==> flow/design.v <==
module badicecream(input         Clk,                 
                             Reset,               
                             frame_clk,           
                input [10:0]   DrawX, DrawY ,    
				input [15:0]   keycode,				  
               	output logic is_BI	,			 
				output logic [10:0] BI_X, BI_Y,
				input logic up_wall, down_wall , left_wall, right_wall,
				output logic [10:0] BI_X_Pos, BI_Y_Pos,
				output logic [5:0] BI_BlkX_Pos, BI_BlkY_Pos
              );
	enum logic[2:0] { 
					 right=3'b000, 
					 left=3'b001,
					 up=3'b010,
					 down=3'b011,
					 Halted=3'b100} Dir, Dir_in, Dir_delayed, Dir_delayed_in;
    parameter [10:0] BI_X_Corner = 11'd64;   
    parameter [10:0] BI_Y_Corner = 11'd95;   
    parameter [5:0] BI_Blk_X_Corner = 6'd1;   
    parameter [5:0] BI_Blk_Y_Corner = 6'd1;   
    parameter [10:0] BI_X_Step = 10'd1;       
    parameter [10:0] BI_Y_Step = 10'd1;       
    parameter  BI_sizeX = 6'd32;         
	parameter  BI_sizeY = 6'd48;
	logic [5:0] frame_counter, per_frame_counter;   
	logic [5:0] frame_counter_in, per_frame_counter_in;
	logic [5:0] pace_counter, pace_counter_in;
    logic [10:0] BI_X_Motion, BI_Y_Motion;
    logic [10:0] BI_X_Pos_in, BI_X_Motion_in, BI_Y_Pos_in, BI_Y_Motion_in;
	logic [5:0] BI_BlkX_Pos_in, BI_BlkY_Pos_in;
	logic [2:0] health;
	assign health = 3'd1;    
    logic frame_clk_delayed, frame_clk_rising_edge;
   always_ff @ (posedge Clk) 
	begin
        frame_clk_delayed <= frame_clk;
        frame_clk_rising_edge <= (frame_clk == 1'b1) && (frame_clk_delayed == 1'b0);
		if (Reset)
		begin
			frame_counter <= 6'b0;
			per_frame_counter <= 6'b0;
		end
		else
		begin
			frame_counter <= frame_counter_in;
			per_frame_counter <=  per_frame_counter_in;
		end
    end
	always_comb
	begin
		frame_counter_in = frame_counter;
		per_frame_counter_in = per_frame_counter;
		if (frame_clk_rising_edge)    
		begin
		per_frame_counter_in = per_frame_counter+6'b1;
		if((per_frame_counter) == 6'b000111)  
			begin
				per_frame_counter_in=6'b0;
				frame_counter_in = frame_counter+6'b1;
				if((frame_counter ) == 6'b100)  
				begin
					frame_counter_in=6'b0;
				end
			end
		end
	end
    always_ff @ (posedge Clk)
    begin
        if (Reset)
        begin
            BI_X_Pos <= BI_X_Corner;
            BI_Y_Pos <= BI_Y_Corner;
			BI_BlkX_Pos <= BI_Blk_X_Corner;
			BI_BlkY_Pos <= BI_Blk_Y_Corner;
            BI_X_Motion <= 10'd0;
            BI_Y_Motion <= 10'd0;
			pace_counter <= 6'd0;
				Dir <= Halted;
				Dir_delayed <= down;
        end
        else
        begin
			pace_counter <= pace_counter_in;
            BI_X_Pos <= BI_X_Pos_in;
            BI_Y_Pos <= BI_Y_Pos_in;
            BI_X_Motion <= BI_X_Motion_in;
            BI_Y_Motion <= BI_Y_Motion_in;
			BI_BlkX_Pos <= BI_BlkX_Pos_in;
			BI_BlkY_Pos <= BI_BlkY_Pos_in;
			Dir <= Dir_in;
			Dir_delayed <= Dir_delayed_in;
        end
    end
    always_comb
    begin
		pace_counter_in = pace_counter;
        BI_X_Pos_in = BI_X_Pos;
        BI_Y_Pos_in = BI_Y_Pos;
		BI_X_Motion_in = BI_X_Motion;
		BI_Y_Motion_in = BI_Y_Motion;
        BI_BlkX_Pos_in = BI_BlkX_Pos;    
        BI_BlkY_Pos_in = BI_BlkY_Pos;
		Dir_in = Dir;
		Dir_delayed_in = Dir_delayed;
		if(health != 0)
		begin
			if (frame_clk_rising_edge)
			begin
            	BI_X_Pos_in = BI_X_Pos + BI_X_Motion_in;
            	BI_Y_Pos_in = BI_Y_Pos + BI_Y_Motion_in;
				if (Dir == Halted)  
				begin
					if ((keycode[7:0] == 8'd26) || ((keycode[15:8] == 8'd26 )))  
					begin
						Dir_delayed_in = up;
						if(up_wall)
						begin
							BI_Y_Motion_in = 0;
							BI_X_Motion_in = 0;
							Dir_in = Halted;
						end
						else
						begin
							BI_Y_Motion_in = -BI_Y_Step;
							BI_X_Motion_in = 0;
							Dir_in = up;	
						end
					end
					else if (((keycode[7:0] == 8'd4) || keycode[15:8] == 8'd4 ))  
						begin
							Dir_delayed_in = left;
							if (left_wall)			
							begin
								BI_X_Motion_in = 0;
								BI_Y_Motion_in = 0;
								Dir_in = Halted;
							end
							else
							begin
								BI_Y_Motion_in = 0;
								BI_X_Motion_in = -BI_X_Step;
								Dir_in = left;
							end
						end
					else if((keycode[7:0] == 8'd22) || ((keycode[15:8] == 8'd22 )))  
						begin
							Dir_delayed_in = down;
							if (down_wall) 
							begin
								BI_Y_Motion_in = 0;
								BI_X_Motion_in = 0;
							Dir_in = Halted;
							end
							else
							begin
								BI_Y_Motion_in = BI_Y_Step;
								BI_X_Motion_in = 0;
								Dir_in = down;
							end
						end
					else if (((keycode[7:0]) == 8'd7) || ((keycode[15:8]) == 8'd7))  
						begin
							Dir_delayed_in = right;
							if(right_wall) 
							begin
								BI_X_Motion_in = 0;
								BI_Y_Motion_in = 0;
								Dir_in = Halted;
							end
							else
							begin
								BI_Y_Motion_in = 0;
								BI_X_Motion_in = BI_X_Step;
								Dir_in = right;	
							end
						end
					else
						begin              
						end
				end
				else  
				begin
					pace_counter_in = pace_counter + 6'd1;
					if(pace_counter == 6'd31)
					begin
						pace_counter_in = 6'd0;
						case(Dir)
							left:
							begin
								BI_BlkX_Pos_in = BI_BlkX_Pos -1;
							end
							right:
							begin
								BI_BlkX_Pos_in = BI_BlkX_Pos +1;
							end
							up:
							begin
								BI_BlkY_Pos_in = BI_BlkY_Pos -1;
							end
							down:
							begin
								BI_BlkY_Pos_in = BI_BlkY_Pos +1;
							end
							default:
							begin
								BI_BlkY_Pos_in = 0;  
							end
						endcase
						Dir_in = Halted;
						BI_Y_Motion_in = 0;
						BI_X_Motion_in = 0;						
					end
				end
			end
        end
    end
    int DistX, DistY, Size;
    assign DistX = DrawX - BI_X_Pos;
    assign DistY = DrawY - BI_Y_Pos;
    always_comb begin
		   if (DistX < BI_sizeX && DistX >= 0 && DistY<=0 && -DistY < BI_sizeY)
		  begin
        is_BI = 1'b1;
				BI_X = DrawX - BI_X_Pos+({5'b0, frame_counter}*32);
				BI_Y = DrawY - BI_Y_Pos+BI_sizeY-1+ Dir_delayed_in*48;
		  end
        else
		  begin
        is_BI = 1'b0;
				BI_X = 0;
				BI_Y = 0;
        end
    end
endmodule
Settings: LEC_CHECK=0, CAP_MARGIN=20, CELL_PAD_IN_SITES_GLOBAL_PLACEMENT=1, CORE_ASPECT_RATIO=0.53, CORE_MARGIN=2, CORE_UTILIZATION=38, CTS_CLUSTER_DIAMETER=396, CTS_CLUSTER_SIZE=16, GPL_ROUTABILITY_DRIVEN=1, GPL_TIMING_DRIVEN=1, HOLD_SLACK_MARGIN=0.28, MAX_ROUTING_LAYER=met4, PLACE_DENSITY=0.85, SLEW_MARGIN=20, TNS_END_PERCENT=35; clock period 12.4 ns.
run.sh (not shown) runs the stock make flow with config.mk's settings and CLKGATE_MAP_FILE=.
Then changed:
CTS_CLUSTER_SIZE = not set   (was 16)
GPL_ROUTABILITY_DRIVEN = 0   (was 1)
GPL_TIMING_DRIVEN = 0   (was 1)
HOLD_SLACK_MARGIN = 0.04   (was 0.28)
TNS_END_PERCENT = 15   (was 35)
clock period = 4.34 ns   (was 12.4 ns; I/O delays follow)
After rerunning:
- The changed run completed, yet does not pass: negative setup slack
- clock-buffer cell count increases by 1
- global-route usage increases by 3.6 points
- cell count increases by 3.1%
Then changed:
CELL_PAD_IN_SITES_GLOBAL_PLACEMENT = not set   (was 1)
CORE_ASPECT_RATIO = not set   (was 0.53)
CORE_UTILIZATION = 66   (was 38)
CTS_CLUSTER_DIAMETER = not set   (was 396)
GPL_ROUTABILITY_DRIVEN = not set   (was 0)
GPL_TIMING_DRIVEN = not set   (was 0)
HOLD_SLACK_MARGIN = not set   (was 0.04)
MAX_ROUTING_LAYER = not set   (was met4)
PLACE_DENSITY = not set   (was 0.85)
SETUP_SLACK_MARGIN = 0.2   (was not set)
TNS_END_PERCENT = not set   (was 15)
clock period = 7.72 ns   (was 4.34 ns; I/O delays follow)
The changed run completed, yet does not pass: negative setup slack. Setup slack gains 1.6 ns. Routed wire length rose by 49%. Via count rose by 28%. Critical path depth rose by 2. Synthesized cell count is unchanged. Global-route usage rose by 19 points. Total power fell by 48%. Die area fell by 41%. Area after synthesis does not change.
Then changed:
CORE_UTILIZATION = 40   (was 66)
SETUP_SLACK_MARGIN = not set   (was 0.2)
SLEW_MARGIN = 40   (was 20)
clock period = 11.9 ns   (was 7.72 ns; I/O delays follow)
What happened: Now the flow completed with no timing, DRC or antenna violations. Utilization fell by 41 points. Routed wire length falls by well over a third. Flip-flop count does not change. Die size increases by well over a third. Via count shrinks by a quarter to a third. Non-clock buffer count falls by 70. Power drops by a quarter to a third. Final cell count goes up slightly. Clock-buffer cell count stays the same. Global-route usage went down by 21 points. Worst hold slack gets worse by 0.018 ns.

---

Starts from the design.v that is shown in full above.
Settings: LEC_CHECK=0, ABC_AREA=1, CAP_MARGIN=20, CORE_MARGIN=2, CORE_UTILIZATION=64, CTS_CLUSTER_SIZE=98, PLACE_DENSITY=0.4, SETUP_SLACK_MARGIN=0.74, SLEW_MARGIN=20; clock period 3.53 ns.
The baseline ended with an error in global routing, error DPL-0038.
Then changed:
- ABC_AREA: 1 -> default
- CORE_UTILIZATION: 64 -> 28
- CTS_CLUSTER_SIZE: 98 -> default
- PLACE_DENSITY: 0.4 -> default
- SETUP_SLACK_MARGIN: 0.74 -> 0.2
- clock period: 3.53 -> 8.15 ns (I/O delays scaled with it)
Outcome: With this change the flow went through all stages and came out clean. Die area rose by 110%. Synthesized cell count is lower by 22%. Synthesized area is lower by 6.1%.

---

RTL: the design.v shown in full above, as it stands there.
make LEC_CHECK=0 ABC_AREA=1 CAP_MARGIN=20 CORE_MARGIN=2 CORE_UTILIZATION=72 CTS_CLUSTER_SIZE=100 SETUP_SLACK_MARGIN=0.2 SLEW_MARGIN=20 finish   # period 6.28 ns
The first run ended with an error in 4_1_cts (DPL-0038).
Change:
Settings changed: CTS_CLUSTER_DIAMETER set to 391, PLACE_DENSITY set to 0.4, TNS_END_PERCENT set to 10.
Clock period 6.28 ns to 4.01 ns, I/O delays scaled along.
Outcome:
- With this change the flow did not get past 3_5_place_dp
- die size is unchanged
- synthesized cell count is unchanged
- area after synthesis stays the same
Change:
Settings changed: CTS_CLUSTER_DIAMETER 391 to 371, PLACE_DENSITY 0.4 to 0.41, TNS_END_PERCENT 10 to not set.
Clock period 4.01 ns to 6.27 ns, I/O delays scaled along.
What happened:
- This time the run never finished: it broke off in 4_1_cts
- area after synthesis does not change
- synthesized cell count stays the same
- die size is unchanged

---

// badicecream: RTL as listed in full above, without the edits since
clock: 8.0 ns
lec_check: 0
cap_margin: 20
core_margin: 4
core_utilization: 56
cts_cluster_diameter: 253
cts_cluster_size: 99
setup_slack_margin: 0.2
slew_margin: 20
tns_end_percent: 10
Then changed:
- CORE_MARGIN: 4 -> 2
- CORE_UTILIZATION: 56 -> 40
- CTS_CLUSTER_DIAMETER: 253 -> default
- CTS_CLUSTER_SIZE: 99 -> default
- TNS_END_PERCENT: 10 -> default
- clock period: 8.0 -> 7.72 ns (I/O delays scaled with it)
What happened:
- The changed run completed without violations
- core utilization falls by 21 points
- die area rises by 29%
- via count falls by 1.9%
- non-clock buffer count rises by 3
Then changed:
- CORE_UTILIZATION: 40 -> 72
- CTS_CLUSTER_DIAMETER: default -> 391
- PLACE_DENSITY: default -> 0.4
- clock period: 7.72 -> 4.01 ns (I/O delays scaled with it)
This time the run failed in 3_5_place_dp.
Synthesized cell count does not change.
Die size shrinks by 43%.
Synthesized area is unchanged.
Then changed:
- CORE_UTILIZATION: 72 -> 64
- CTS_CLUSTER_DIAMETER: 391 -> default
- PLACE_DENSITY: 0.4 -> default
- SETUP_SLACK_MARGIN: 0.2 -> default
- clock period: 4.01 -> 5.69 ns (I/O delays scaled with it)
Outcome:
- The changed run did not get past 5_1_grt, error ODB-0269
- die size climbs by 12%
- synthesized area does not change
- synthesized cell count is unchanged

---

Setup of run A:
Starts from the design.v that is shown in full above.
Settings: LEC_CHECK=0, CAP_MARGIN=0, CORE_MARGIN=2, CORE_UTILIZATION=65, CTS_CLUSTER_DIAMETER=37, SETUP_SLACK_MARGIN=1.58, SLEW_MARGIN=20; clock period 5.3 ns.
Final checks on run A, whose flow otherwise completed, came back failing, citing negative setup slack.
The inputs of run B differ from those of run A as listed below.
- a change of CAP_MARGIN from 0 to 20
- a deleted CTS_CLUSTER_DIAMETER that had been 37
- a change of SETUP_SLACK_MARGIN from 1.58 to 0.2
- a change of CORE_UTILIZATION from 65 to 52
- a change of the clock period (ns, I/O delays scaled along) from 5.3 to 5.91
### Flow results
The flow completed for run B, but it is not clean: the layout still shows negative setup slack.
From run A to run B, number of clock sinks did not move at all.
Run A → run B: via count of the first global-routing pass went down by 1577, cell count went up 4.8%, routability-driven placement congestion ratio now sits higher, clock-net power increased 15%.
In the reports for run B and run A, the larger post-CTS setup buffer count belongs to run B.
Row clock slew at the register clock pins of the worst setup and hold paths: run B lower / run A higher
When the final numbers for run B and run A were put side by side, the aggregate routed wire length turned out to be smaller in run B.
Modified inputs, run C compared to run B
- CORE_UTILIZATION now 68, was 52
- CTS_CLUSTER_DIAMETER now 37, previously not set
- SETUP_SLACK_MARGIN now 1.58, was 0.2
- the clock period (ns, I/O delays scaled along) now 8.01, was 5.91
- Run C: done, clean on timing, DRC and antenna
- Per the comparison of run C with run B, global-route usage has increased, sequential cell power has decreased, die boundary width has decreased, final-report setup violation count has decreased, global-route wire length before repair has increased.

---

Setup of rev 12:
Starts from the design.v that is shown in full above.
Settings: LEC_CHECK=0, CAP_MARGIN=20, CORE_MARGIN=2, CORE_UTILIZATION=66, CTS_CLUSTER_DIAMETER=360, CTS_CLUSTER_SIZE=32, SETUP_SLACK_MARGIN=-0.49, SLEW_MARGIN=20; clock period 7.16 ns.
Rev 12 -> stages 100% | layout checks FAIL | setup timing
Edits applied to the flow inputs when going from rev 12 to rev 13:
# rev 12
export LEC_CHECK = 0
export CAP_MARGIN = 20
export CORE_MARGIN = 2
export CORE_UTILIZATION = 66
export CTS_CLUSTER_DIAMETER = 360
export CTS_CLUSTER_SIZE = 32
export SETUP_SLACK_MARGIN = -0.49
export SLEW_MARGIN = 20
create_clock -name core_clock -period 7.16 [get_ports {Clk}]
# rev 13
export LEC_CHECK = 0
export CAP_MARGIN = 20
export CORE_MARGIN = 2
export CORE_UTILIZATION = 40
export SETUP_SLACK_MARGIN = 0.2
export SLEW_MARGIN = 20
create_clock -name core_clock -period 8.0 [get_ports {Clk}]
## What came out
Rev 13: done, clean on timing, DRC and antenna
Diff rev 12 -> rev 13: clock-cell share of area shows an increase of 1.8 points; placed cell area shows an increase of 0.64%; setup fix buffers added after clock tree synthesis shows an increase of 4.

---

build 82:
Starts from the design.v that is shown in full above.
clock: 8.0 ns
lec_check: 0
abc_area: 1
cap_margin: 15
core_margin: 2
core_utilization: 40
gpl_routability_driven: 0
gpl_timing_driven: 0
max_routing_layer: met4
setup_slack_margin: 0.2
slew_margin: 30
Both conditions hold for build 82: the flow ran to the end and the final layout passed the timing, DRC and antenna checks.
Relative to build 82, the following input files were edited for build 53:
Settings: CORE_UTILIZATION changed from 40 to 66; CTS_CLUSTER_DIAMETER newly set to 253; MAX_ROUTING_LAYER removed (was met4); CTS_CLUSTER_SIZE newly set to 99; SLEW_MARGIN changed from 30 to 20; GPL_ROUTABILITY_DRIVEN removed (was 0); CORE_MARGIN changed from 2 to 4; GPL_TIMING_DRIVEN removed (was 0); CAP_MARGIN changed from 15 to 20; HOLD_SLACK_MARGIN newly set to 0.3; TNS_END_PERCENT newly set to 10.
Build 53 against build 82; final-stage net count is down slightly.
Comparing the two runs side by side, build 53 comes out behind build 82 on post-route minimum period.
Measured against each other, build 82 and build 53 differ in total number of tap cells, the higher figure coming from build 82.
In the tables for build 82 and build 53, sequential share of cell area reads lower with build 82.
The setup slack of build 53 was inferior to that of build 82.
Relative to build 82, build 53 improves total die size.
Compared with build 82, build 53 shows area growth from synthesis to final layout lower by 4.3 points.
Compared build 53 vs build 82, and area of the placeable core is down in build 53.
Total buffers and inverters traversed by the critical path: build 82 and build 53 compared, lower one is build 53
> inputs changed (build 53 -> build 12)
Settings: putting PLACE_DENSITY at 0.86 where nothing was set; swapping 1 for 0 in ABC_AREA.
[summary]
Build 12 vs build 53, highest metal layer with signal wires: met5 vs met4
Cmp build 12 vs build 53: clock power share lower in build 12
Of build 53 and build 12, the run reporting the lower final period utilization was build 53.
[compare] base=build 53 new=build 12: aggregate global-route resource usage now sits higher; minimum clock period now sits higher.
Measured against build 53, the die outline area of build 12 comes out at 0.944 times the reference value.
Across build 53 and build 12, a clean result was obtained everywhere but in build 12.
Build 12: complete, dirty (setup timing)
Summary: with build 53 as the reference, maximum vdd ir drop in build 12 moved down by a few percent.
In build 12, the register share of the cell area came out 0.63 points below the value in build 53.
Changes observed in build 12 relative to build 53: worst setup slack went down 0.82 ns, share of the core filled by cells before placement shows no meaningful change.
Here is what was changed in the inputs of build 48 compared with build 12.
Settings: CTS_CLUSTER_DIAMETER no longer set, was 253; TNS_END_PERCENT no longer set, was 10; CORE_MARGIN now 2, was 4; HOLD_SLACK_MARGIN no longer set, was 0.3; CORE_UTILIZATION now 62, was 66; ABC_AREA now 1, was 0; CTS_CLUSTER_SIZE no longer set, was 99; PLACE_DENSITY no longer set, was 0.86; the clock period (ns, I/O delays scaled along) now 4.29, was 8.0.
## What came out
- The flow completed for build 48, but it is not clean: the layout still shows setup timing.
- Going from build 12 to build 48, synthesized area moved up, clock skew moved down, fraction of power consumed by the clock network moved down.
- Number of non-clock buffers for build 48 is higher than for build 12.
- Build 12 → build 48: per-cell via count in the routed design +3.6%; combinational fraction of the cell area went down by 7.9 points; total power consumption of the routed design increased about 100%.
No activity file was given, so power comes from the tool's default toggle rates.
